Design cordic, start of the top module:
module cordic(clk, angle, sine, cosine);
  input clk;
  input signed [31:0] angle;  
  output signed [15:0] sine;  
  output signed [15:0] cosine;
  reg signed [15:0] x [0:12];
  reg signed [15:0] y [0:12];
  reg signed [31:0] z [0:12];
  parameter scaling_factor = 19896;  
  wire [1:0] sector;
  assign sector = angle[31:30];
  assign sine = y[12];
  assign cosine = x[12];
  wire signed [31:0] theta [0:12];
  assign theta [ 0] = 'h20000000;   
  assign theta [ 1] = 'h12E4051D;   
  assign theta [ 2] = 'h9FB385B;    
  assign theta [ 3] = 'h51111D4;    
  assign theta [ 4] = 'h28B0D43;    
  assign theta [ 5] = 'h145D7E1;    
  assign theta [ 6] = 'hA2F61E;     
  assign theta [ 7] = 'h517C55;     
  assign theta [ 8] = 'h28BE53;     
  assign theta [ 9] = 'h145F2E;     
  assign theta [10] = 'hA2F98;      
  assign theta [11] = 'h517CC;      
  assign theta [12] = 'h28BE6;      
  always @(posedge clk)
  begin 
    if (sector == 2'b00) begin
	  x[0] <= scaling_factor;
      y[0] <= 0;
      z[0] <= angle;      
    end
    else if  (sector == 2'b11) begin
	  x[0] <= scaling_factor;
      y[0] <= 0;
      z[0] <= angle;      
    end      
    else if (sector == 2'b01) begin
      x[0] <= -0;
      y[0] <= scaling_factor;
      z[0] <= {2'b00,angle[29:0]};      
    end
    else if (sector == 2'b10) begin
      x[0] <= 0;
      y[0] <= -scaling_factor;
      z[0] <= {2'b11,angle[29:0]};
    end
  end
  genvar i;
  generate
    for (i=0; i<13; i=i+1)
      begin
        wire sgn; 
	assign sgn = z[i][31];  
	wire signed [15:0] xnew, ynew;
        assign xnew = x[i] >>> i;  
        assign ynew = y[i] >>> i;
        always @(posedge clk)
          begin
            if (sgn==1)
              begin
  ...
Settings: LEC_CHECK=0, ABC_AREA=1, CAP_MARGIN=20, CELL_PAD_IN_SITES_DETAIL_PLACEMENT=2, CELL_PAD_IN_SITES_GLOBAL_PLACEMENT=2, CORE_ASPECT_RATIO=0.5, CORE_MARGIN=2, CORE_UTILIZATION=40, CTS_CLUSTER_SIZE=10, GPL_ROUTABILITY_DRIVEN=0, GPL_TIMING_DRIVEN=1, HOLD_SLACK_MARGIN=0.19, MAX_ROUTING_LAYER=met4, PLACE_DENSITY_LB_ADDON=0.19, SLEW_MARGIN=5, TNS_END_PERCENT=70; clock period 3.5 ns.
run.sh (not shown) runs the stock make flow with config.mk's settings and CLKGATE_MAP_FILE=.
Rerun with:
ABC_AREA = not set   (was 1)
CELL_PAD_IN_SITES_DETAIL_PLACEMENT = not set   (was 2)
CELL_PAD_IN_SITES_GLOBAL_PLACEMENT = not set   (was 2)
CORE_ASPECT_RATIO = not set   (was 0.5)
CTS_CLUSTER_SIZE = not set   (was 10)
GPL_ROUTABILITY_DRIVEN = not set   (was 0)
GPL_TIMING_DRIVEN = not set   (was 1)
HOLD_SLACK_MARGIN = not set   (was 0.19)
MAX_ROUTING_LAYER = not set   (was met4)
PLACE_DENSITY_LB_ADDON = not set   (was 0.19)
SLEW_MARGIN = 20   (was 5)
TNS_END_PERCENT = not set   (was 70)
Effect:
- The changed run passed the timing, design-rule and antenna checks
- final area came out lower by 18%
- setup slack is worse by 0.061 ns
- die size came out lower by 21%
Rerun with:
ABC_AREA = 1   (was not set)
HOLD_SLACK_MARGIN = 0.25   (was not set)
PLACE_DENSITY_LB_ADDON = 0.14   (was not set)
SETUP_SLACK_MARGIN = 0.27   (was not set)
SLEW_MARGIN = 10   (was 20)
Effect: Cell area is higher by about a fifth; global-route usage rises by 7.0 points; synthesized area climbs by a quarter to a third.
Rerun with:
ABC_AREA = not set   (was 1)
CORE_UTILIZATION = 72   (was 40)
CTS_CLUSTER_DIAMETER = 202   (was not set)
CTS_CLUSTER_SIZE = 14   (was not set)
HOLD_SLACK_MARGIN = not set   (was 0.25)
PLACE_DENSITY_LB_ADDON = not set   (was 0.14)
SETUP_SLACK_MARGIN = not set   (was 0.27)
SLEW_MARGIN = 20   (was 10)
clock period = 1.79 ns   (was 3.5 ns; I/O delays follow)
After rerunning:
- This time the run did not get past detailed placement (3_5_place_dp)
- synthesized area goes down by 21%
- die area came out lower by about 56%
- synthesized cell count fell by about 44%

---

## the previous run
Starting RTL as in the previous note.
==> flow/config.mk <==
export PLATFORM = sky130hd
export DESIGN_NAME = cordic
export DESIGN_NICKNAME = cordic
export VERILOG_FILES = /design/flow/design.v
export SDC_FILE = /design/flow/constraint.sdc
export NUM_CORES = 4
export LEC_CHECK = 0
export ABC_AREA = 1
export CAP_MARGIN = 0
export CORE_ASPECT_RATIO = 1.41
export CORE_MARGIN = 2
export CORE_UTILIZATION = 72
export CTS_CLUSTER_SIZE = 10
export PLACE_DENSITY = 0.42
export SLEW_MARGIN = 20
export TNS_END_PERCENT = 10
==> flow/constraint.sdc <==
create_clock -name core_clock -period 2.59 [get_ports {clk}]
set_input_delay 0.5180 -clock core_clock [delete_from_list [all_inputs] [get_ports {clk}]]
set_output_delay 0.5180 -clock core_clock [all_outputs]
set_load 0.01 [all_outputs]
What the final checks of the previous run revealed, after a flow that finished every stage, was a layout that fails on setup timing.
#### Input delta (the current run over the previous run)
- changing CAP_MARGIN from 0 to 20
- removing CORE_ASPECT_RATIO (formerly 1.41)
- removing CTS_CLUSTER_SIZE (formerly 10)
- changing CORE_UTILIZATION from 72 to 40
- removing PLACE_DENSITY (formerly 0.42)
- removing TNS_END_PERCENT (formerly 10)
- removing ABC_AREA (formerly 1)
- changing the clock period (ns, I/O delays scaled along) from 2.59 to 3.41
==> comparison <==
Lower routed metal-1 wirelength was reported by the current run, not the previous run.
Every stage of the flow completed for the current run, and the final layout passed the timing, design-rule and antenna checks.
The current run against the previous run: post-synthesis adder-cell area fraction climbed 4.3 points, clock-cell share of area climbed 1.7 points.
Run comparison: the previous run critical path capture point x[5][10]; the current run critical path capture point z[4][29]
Worst slew margin relative to its limit (lower): the current run
Relative to the previous run, final critical delay including setup and external delays increased by 470 ps in the current run.
Looking at final wirelength, the current run sits 50% lower than the previous run does.
